Setup of job 4429:
## calculator
module calculator (input CLOCK_50,
							input RESET,
							input KEYPRESSED,
							input [3:0] KEYCODE,
							input [3:0] KEY,
							output [0:6] HEX0, HEX1, HEX2, HEX3, HEX4, HEX5, HEX6, HEX7
							);
Size: about 67 I/O pins, roughly 51,000 um^2 of cells after synthesis.
Settings: LEC_CHECK=0, ABC_AREA=1, CAP_MARGIN=20, CORE_MARGIN=2, CORE_UTILIZATION=72, CTS_CLUSTER_DIAMETER=180, CTS_CLUSTER_SIZE=96, SETUP_SLACK_MARGIN=5.0, SLEW_MARGIN=20, TNS_END_PERCENT=5; clock period 21.3 ns.
run.sh (not shown) runs the stock make flow with config.mk's settings and CLKGATE_MAP_FILE=.
Stage in which a tool error killed job 4429: global routing (5_1_grt).
Modified inputs, job 8925 compared to job 4429
-- flow/config.mk --
<<< job 4429, line 10
export CORE_MARGIN = 2
export CORE_UTILIZATION = 72
export CTS_CLUSTER_DIAMETER = 180
export CTS_CLUSTER_SIZE = 96
export SETUP_SLACK_MARGIN = 5.0
export SLEW_MARGIN = 20
export TNS_END_PERCENT = 5
>>> job 8925, line 10
export CORE_MARGIN = 2
export CORE_UTILIZATION = 66
export CTS_CLUSTER_SIZE = 95
export SLEW_MARGIN = 20
==> flow/constraint.sdc <==
create_clock -name core_clock -period 71.7 [get_ports {CLOCK_50}]
set_input_delay 14.3400 -clock core_clock [delete_from_list [all_inputs] [get_ports {CLOCK_50}]]
set_output_delay 14.3400 -clock core_clock [all_outputs]
set_load 0.01 [all_outputs]
- Job 8925 went all the way through synthesis, placement and routing and the layout is clean on timing, DRC and antenna.
- Job 4429 → job 8925: number of placed cells counting well taps went down by 7.9%; multiplexer fraction of the synthesized cell area held; post-cts repair resize count decreased 461.
- Number of levels in the clock H-tree: job 8925 vs job 4429 identical
- Job 8925 vs. job 4429: row count rose about 4%, die outline width went up by 4.4%, vertical die size grew by about 4.4%, count of different cell masters after synthesis comparable.
- Between job 8925 and job 4429, it is job 8925 whose die outline area is higher, by about 9%.
Here is what was changed in the inputs of job 9197 compared with job 8925.
-- flow/config.mk --
<<< job 8925, line 9
export CAP_MARGIN = 20
export CORE_MARGIN = 2
export CORE_UTILIZATION = 66
export CTS_CLUSTER_SIZE = 95
export SLEW_MARGIN = 20
>>> job 9197, line 9
export CAP_MARGIN = 20
export CELL_PAD_IN_SITES_GLOBAL_PLACEMENT = 0
export CORE_MARGIN = 2
export CORE_UTILIZATION = 70
export CTS_CLUSTER_DIAMETER = 53
export SETUP_SLACK_MARGIN = 5.0
export SLEW_MARGIN = 0
--- outcome ---
Job 8925 -> job 9197: path depth of the worst reg2reg path decreased by a few percent
Diff job 9197..job 8925 | wire length | negligible
The data-path buffer share of cell area in the final layout of job 8925 and that of job 9197 are within noise of each other.
Result: PASS for each of job 9197 and job 8925
Pre-CTS worst setup slack on job 9197 is ahead of job 8925.
Compared with job 8925, job 9197 has extra setup slack.
The inputs of job 9203 differ from those of job 9197 as listed below.
-- flow/config.mk --
<<< job 9197, line 9
export CAP_MARGIN = 20
export CELL_PAD_IN_SITES_GLOBAL_PLACEMENT = 0
export CORE_MARGIN = 2
export CORE_UTILIZATION = 70
export CTS_CLUSTER_DIAMETER = 53
export SETUP_SLACK_MARGIN = 5.0
>>> job 9203, line 9
export CAP_MARGIN = 20
export CELL_PAD_IN_SITES_GLOBAL_PLACEMENT = 1
export CORE_MARGIN = 3
export CORE_UTILIZATION = 19
export CTS_CLUSTER_DIAMETER = 53
export PLACE_DENSITY = 0.48
export SETUP_SLACK_MARGIN = 5.0
==> flow/constraint.sdc <==
create_clock -name core_clock -period 58.1 [get_ports {CLOCK_50}]
set_input_delay 11.6200 -clock core_clock [delete_from_list [all_inputs] [get_ports {CLOCK_50}]]
set_output_delay 11.6200 -clock core_clock [all_outputs]
set_load 0.01 [all_outputs]
==> results <==
NOTE total placed cells including tap cells job 9197->job 9203 increased by more than a quarter. End-of-flow core utilization delta for job 9203 relative to job 9197: 53 points lower. Job 9203 against job 9197: area growth from synthesis to layout moved up; placement-stage worst setup slack moved down; post-route standard cell area excluding fillers moved up; worst path setup slack after routing moved down. Of job 9203 and job 9197, it is job 9203 that has the lower met3 wirelength from detailed routing.

---

lane 2:
calculator again, from the RTL that the note above started with.
## calculator
module calculator (input CLOCK_50,
							input RESET,
							input KEYPRESSED,
							input [3:0] KEYCODE,
							input [3:0] KEY,
							output [0:6] HEX0, HEX1, HEX2, HEX3, HEX4, HEX5, HEX6, HEX7
							);
Settings: LEC_CHECK=0, ABC_AREA=1, CAP_MARGIN=20, CELL_PAD_IN_SITES_GLOBAL_PLACEMENT=0, CORE_MARGIN=3, CORE_UTILIZATION=58, CTS_CLUSTER_DIAMETER=253, PLACE_DENSITY_LB_ADDON=0.09, SETUP_SLACK_MARGIN=-0.66, SLEW_MARGIN=40; clock period 22.3 ns.
No crash in lane 2: every stage finished, but the layout fails its final checks due to setup timing.
For lane 4, these inputs were changed with respect to lane 2:
Settings: PLACE_DENSITY_LB_ADDON removed (was 0.09); CELL_PAD_IN_SITES_GLOBAL_PLACEMENT removed (was 0); SETUP_SLACK_MARGIN removed (was -0.66); CORE_UTILIZATION changed from 58 to 40; SLEW_MARGIN changed from 40 to 20; CTS_CLUSTER_DIAMETER removed (was 253); CORE_MARGIN changed from 3 to 2; the clock period (ns, I/O delays scaled along) changed from 22.3 to 50.0.
Results
Lane 4 vs lane 2: sequential share of layout area up in lane 4. Lane 4: stage delay of the slowest cell on the critical path 0.22 ns above lane 2. In lane 4 the count of cell instances traversed by the critical path turned out 4 higher than in lane 2. Looking at clock skew after layout, lane 4 sits 0.0086 ns higher than lane 2 does. Lane 4 does better than lane 2 on setup slack at placement. Diff lane 2 -> lane 4: global-route usage now sits lower, transition at the pin with the smallest max-transition slack now sits higher, wire length of the first global-routing pass now sits lower. FAIL: lane 2; every other run in lane 2 and lane 4 is clean. Although it ran to completion, lane 2 produced a layout that fails the final checks because of setup timing.

---

Setup of AL:
Starting RTL as in the previous note.
clock: 50.0 ns
lec_check: 0
cap_margin: 20
cell_pad_in_sites_global_placement: 2
core_margin: 2
core_utilization: 40
cts_cluster_size: 84
gpl_timing_driven: 0
slew_margin: 20
Input changes introduced in TR (baseline for comparison: AL):
diff --git a/flow/config.mk b/flow/config.mk
--- a/flow/config.mk
+++ b/flow/config.mk
@@ -7,8 +7,7 @@
 export LEC_CHECK = 0
+export ABC_AREA = 1
 export CAP_MARGIN = 20
-export CELL_PAD_IN_SITES_GLOBAL_PLACEMENT = 2
 export CORE_MARGIN = 2
 export CORE_UTILIZATION = 40
-export CTS_CLUSTER_SIZE = 84
-export GPL_TIMING_DRIVEN = 0
+export SETUP_SLACK_MARGIN = 5.0
 export SLEW_MARGIN = 20
==> flow/constraint.sdc <==
create_clock -name core_clock -period 38.4 [get_ports {CLOCK_50}]
set_input_delay 7.6800 -clock core_clock [delete_from_list [all_inputs] [get_ports {CLOCK_50}]]
set_output_delay 7.6800 -clock core_clock [all_outputs]
set_load 0.01 [all_outputs]
Findings:
Delta (TR minus AL): mapped cell area dropped about 4%, number of gates on the worst path with buffers counted dropped 14%.
In the route summary, TR ends up with a via count exceeding that of AL.
The overall chip area of TR is lower than that of AL.
Diff AL -> TR | number of non-clock inverters | increase of 200%
Looking at met2 capacity usage during global routing, TR sits below AL.
On total length of routed wires: TR sits below AL.

---

ember:
calculator again, from the RTL that the note above started with.
clock: 69.1 ns
lec_check: 0
abc_area: 1
cap_margin: 20
cell_pad_in_sites_detail_placement: 2
cell_pad_in_sites_global_placement: 2
core_aspect_ratio: 1.68
core_margin: 3
core_utilization: 40
cts_cluster_size: 64
gpl_timing_driven: 1
max_routing_layer: met4
min_routing_layer: met2
slew_margin: 20
The log for ember ends in detailed placement (3_5_place_dp) with error DPL-0033, so the run never completed.
Relative to ember, the following input files were edited for raven:
Settings: CTS_CLUSTER_SIZE now 40, was 64; CAP_MARGIN now 15, was 20; GPL_ROUTABILITY_DRIVEN now 0, previously not set; MAX_ROUTING_LAYER now met5, was met4; CORE_UTILIZATION now 58, was 40; SETUP_SLACK_MARGIN now -2.0, previously not set.
==> results <==
raven got as far as global placement without I/O (3_1_place_gp_skip_io), where a tool error ended the run.
ember → raven: placeable core region went down by about 30%, mux share of post-synthesis cell area was more or less identical, post-synthesis share of cell area spent on and-or and or-and gates was more or less identical, initial core utilization went up by 18 points, cell area after technology mapping was more or less identical.
--- input diff raven..quartz ---
Settings: changing CORE_MARGIN from 3 to 2; changing CORE_UTILIZATION from 58 to 44; removing CELL_PAD_IN_SITES_DETAIL_PLACEMENT (formerly 2); removing CORE_ASPECT_RATIO (formerly 1.68); removing MAX_ROUTING_LAYER (formerly met5); removing SETUP_SLACK_MARGIN (formerly -2.0); removing MIN_ROUTING_LAYER (formerly met2); removing CELL_PAD_IN_SITES_GLOBAL_PLACEMENT (formerly 2); changing CAP_MARGIN from 15 to 20; removing CTS_CLUSTER_SIZE (formerly 40); removing GPL_ROUTABILITY_DRIVEN (formerly 0); removing GPL_TIMING_DRIVEN (formerly 1); changing the clock period (ns, I/O delays scaled along) from 69.1 to 33.3.
raven -> quartz: synthesized area per cell delta 0, exact match. The higher initial core utilization of raven and quartz is in raven. The flow ran to completion for all of raven and quartz but raven, which stopped partway. Cmp quartz vs raven: x dimension of the die higher in quartz. Re number of rows in the core area: raven and quartz aren't equal, and the higher value belongs to raven. NOTE: total core area in quartz exceeds that of raven. Looking only at area of the die, and setting everything else aside, the higher value of raven and quartz goes to quartz.

---

Starting RTL as in the previous note.
export LEC_CHECK = 0
export ABC_AREA = 1
export CAP_MARGIN = 20
export CELL_PAD_IN_SITES_GLOBAL_PLACEMENT = 1
export CORE_MARGIN = 3
export CORE_UTILIZATION = 58
export CTS_CLUSTER_DIAMETER = 253
export PLACE_DENSITY = 0.48
export SETUP_SLACK_MARGIN = -1.56
export SLEW_MARGIN = 0
create_clock -name core_clock -period 21.3 [get_ports {CLOCK_50}]
The first run never finished: it broke off in global routing (5_1_grt) on ODB-0269.
==> next run, changes <==
--- a/flow/config.mk
+++ b/flow/config.mk
@@ -8 +8 @@
-export ABC_AREA = 1
+export ABC_AREA = 0
@@ -12,4 +12,3 @@
-export CORE_UTILIZATION = 58
-export CTS_CLUSTER_DIAMETER = 253
-export PLACE_DENSITY = 0.48
-export SETUP_SLACK_MARGIN = -1.56
+export CORE_UTILIZATION = 19
+export CTS_CLUSTER_DIAMETER = 53
+export PLACE_DENSITY = 0.92
==> flow/constraint.sdc (replaced) <==
create_clock -name core_clock -period 58.1 [get_ports {CLOCK_50}]
set_input_delay 11.6200 -clock core_clock [delete_from_list [all_inputs] [get_ports {CLOCK_50}]]
set_output_delay 11.6200 -clock core_clock [all_outputs]
set_load 0.01 [all_outputs]
The changed run went through all stages and came out clean. Area after synthesis grows by 4.3%. Synthesized cell count shrinks by 15%. Die size grows to 3.1 times its value.
==> next run, changes <==
--- a/flow/config.mk
+++ b/flow/config.mk
@@ -10,6 +10,4 @@
-export CELL_PAD_IN_SITES_GLOBAL_PLACEMENT = 1
-export CORE_MARGIN = 3
-export CORE_UTILIZATION = 19
-export CTS_CLUSTER_DIAMETER = 53
-export PLACE_DENSITY = 0.92
-export SLEW_MARGIN = 0
+export CORE_ASPECT_RATIO = 1.21
+export CORE_MARGIN = 2
+export CORE_UTILIZATION = 40
+export SLEW_MARGIN = 20
==> flow/constraint.sdc (replaced) <==
create_clock -name core_clock -period 50.0 [get_ports {CLOCK_50}]
set_input_delay 10.0000 -clock core_clock [delete_from_list [all_inputs] [get_ports {CLOCK_50}]]
set_output_delay 10.0000 -clock core_clock [all_outputs]
set_load 0.01 [all_outputs]
Via count goes up slightly.
First-iteration DRC count goes down by a quarter to a third.
Sequential cell count does not change.
Setup slack got worse by 5.4 ns.
==> next run, changes <==
--- a/flow/config.mk
+++ b/flow/config.mk
@@ -8 +8 @@
-export ABC_AREA = 0
+export ABC_AREA = 1
@@ -10,4 +10,10 @@
-export CORE_ASPECT_RATIO = 1.21
-export CORE_MARGIN = 2
-export CORE_UTILIZATION = 40
-export SLEW_MARGIN = 20
+export CELL_PAD_IN_SITES_DETAIL_PLACEMENT = 2
+export CELL_PAD_IN_SITES_GLOBAL_PLACEMENT = 0
+export CORE_ASPECT_RATIO = 1.03
+export CORE_MARGIN = 7
+export CORE_UTILIZATION = 23
+export CTS_CLUSTER_SIZE = 81
+export PLACE_DENSITY_LB_ADDON = 0.18
+export SETUP_SLACK_MARGIN = 0.44
+export SLEW_MARGIN = 25
+export TNS_END_PERCENT = 85
What happened: Cell area shrinks slightly; synthesized area is lower by a few percent; utilization came out lower by 18 points; worst hold slack barely changes; setup slack is better by 7.1 ns; clock-buffer cell count goes up by 17; global-route usage goes down by 7.4 points; via count rose by a little under a tenth; wire length goes up by about a fifth.
==> next run, changes <==
==> flow/config.mk (replaced) <==
export PLATFORM = sky130hd
export DESIGN_NAME = calculator
export DESIGN_NICKNAME = calculator
export VERILOG_FILES = /design/flow/design.v
export SDC_FILE = /design/flow/constraint.sdc
export NUM_CORES = 4
export LEC_CHECK = 0
export ABC_AREA = 0
export CAP_MARGIN = 20
export CELL_PAD_IN_SITES_GLOBAL_PLACEMENT = 3
export CORE_MARGIN = 2
export CORE_UTILIZATION = 40
export CTS_CLUSTER_DIAMETER = 397
export SLEW_MARGIN = 20
Result:
- synthesized cell count drops by 15%
- count of clock-buffer cells in the layout drops by 11
- synthesized area climbs by 4.3%
- final cell count drops by 21%
- clock skew climbs by 0.0077 ns
- first-iteration DRC count climbs by 81%
==> next run, changes <==
--- a/flow/config.mk
+++ b/flow/config.mk
@@ -10,5 +10,8 @@
-export CELL_PAD_IN_SITES_GLOBAL_PLACEMENT = 3
-export CORE_MARGIN = 2
-export CORE_UTILIZATION = 40
-export CTS_CLUSTER_DIAMETER = 397
-export SLEW_MARGIN = 20
+export CELL_PAD_IN_SITES_DETAIL_PLACEMENT = 2
+export CELL_PAD_IN_SITES_GLOBAL_PLACEMENT = 2
+export CORE_ASPECT_RATIO = 1.03
+export CORE_MARGIN = 9
+export CORE_UTILIZATION = 23
+export PLACE_DENSITY_LB_ADDON = 0.18
+export SETUP_SLACK_MARGIN = 1.74
+export SLEW_MARGIN = 25
Worst hold slack improved by 0.0061 ns.
Sequential cell count stays the same.
Wire length goes up by 23%.
Utilization shrinks by 17 points.
Non-clock buffer count goes up by 29.
Register-to-register slack gains 1.2 ns.
Setup slack is better by 1.2 ns.

---

Setup of run 1:
calculator again, from the RTL that the note above started with.
make LEC_CHECK=0 ABC_AREA=1 CAP_MARGIN=20 CORE_MARGIN=7 CORE_UTILIZATION=44 CTS_CLUSTER_SIZE=78 GPL_TIMING_DRIVEN=1 HOLD_SLACK_MARGIN=0.3 MIN_ROUTING_LAYER=met1 PLACE_DENSITY_LB_ADDON=0.18 SETUP_SLACK_MARGIN=5.0 SLEW_MARGIN=25 finish   # period 27.5 ns
Modified inputs, run 2 compared to run 1
# run 1
export LEC_CHECK = 0
export ABC_AREA = 1
export CAP_MARGIN = 20
export CORE_MARGIN = 7
export CORE_UTILIZATION = 44
export CTS_CLUSTER_SIZE = 78
export GPL_TIMING_DRIVEN = 1
export HOLD_SLACK_MARGIN = 0.3
export MIN_ROUTING_LAYER = met1
export PLACE_DENSITY_LB_ADDON = 0.18
export SETUP_SLACK_MARGIN = 5.0
export SLEW_MARGIN = 25
create_clock -name core_clock -period 27.5 [get_ports {CLOCK_50}]
# run 2
export LEC_CHECK = 0
export ABC_AREA = 1
export CAP_MARGIN = 20
export CELL_PAD_IN_SITES_GLOBAL_PLACEMENT = 2
export CORE_ASPECT_RATIO = 1.03
export CORE_MARGIN = 10
export CORE_UTILIZATION = 23
export PLACE_DENSITY_LB_ADDON = 0.18
export SETUP_SLACK_MARGIN = 1.74
export SLEW_MARGIN = 25
create_clock -name core_clock -period 50.0 [get_ports {CLOCK_50}]
### Flow results
- Run 2 — sequential share of layout area 0.68 points higher, run 1 as reference
- The via count in run 2 is 0.937 times that in run 1.
- Run 2 vs run 1, timing startpoint of the critical path: operand_A.bcdreg[5]$_SDFFE_PP1P_ vs operand_A.bcdreg[2]$_SDFFE_PP1P_
- Going from run 1 to run 2, sequential cell count shows no meaningful change, synthesis area per yosys essentially unchanged, aggregate routed wire length moved up.
- Setup slack: higher on run 2
Input-level comparison between run 3 and run 2:
# run 2
export LEC_CHECK = 0
export ABC_AREA = 1
export CAP_MARGIN = 20
export CELL_PAD_IN_SITES_GLOBAL_PLACEMENT = 2
export CORE_ASPECT_RATIO = 1.03
export CORE_MARGIN = 10
export CORE_UTILIZATION = 23
export PLACE_DENSITY_LB_ADDON = 0.18
export SETUP_SLACK_MARGIN = 1.74
export SLEW_MARGIN = 25
create_clock -name core_clock -period 50.0 [get_ports {CLOCK_50}]
# run 3
export LEC_CHECK = 0
export ABC_AREA = 0
export CAP_MARGIN = 20
export CORE_MARGIN = 2
export CORE_UTILIZATION = 56
export PLACE_DENSITY = 0.89
export SLEW_MARGIN = 20
create_clock -name core_clock -period 50.0 [get_ports {CLOCK_50}]
### Flow results
Going from run 2 to run 3, worst setup slack lost 8.95 ns, total antenna diodes in the routed design went down, largest net degree at the start of global routing went up by 14. Against run 2, wire length the detailed router placed on met1 in run 3 fell by more than a quarter. Sort run 2 and run 3 by met3 track demand over resource in global routing, descending, and run 3 comes first. Compared with run 2, overall routed net length in run 3 decreased by more than 10%. In the flow results for run 2 and run 3, the amount of wire on met3 after detailed routing is smaller on run 2. Maximum count of clock buffers along a single path: run 2 vs run 3 identical.
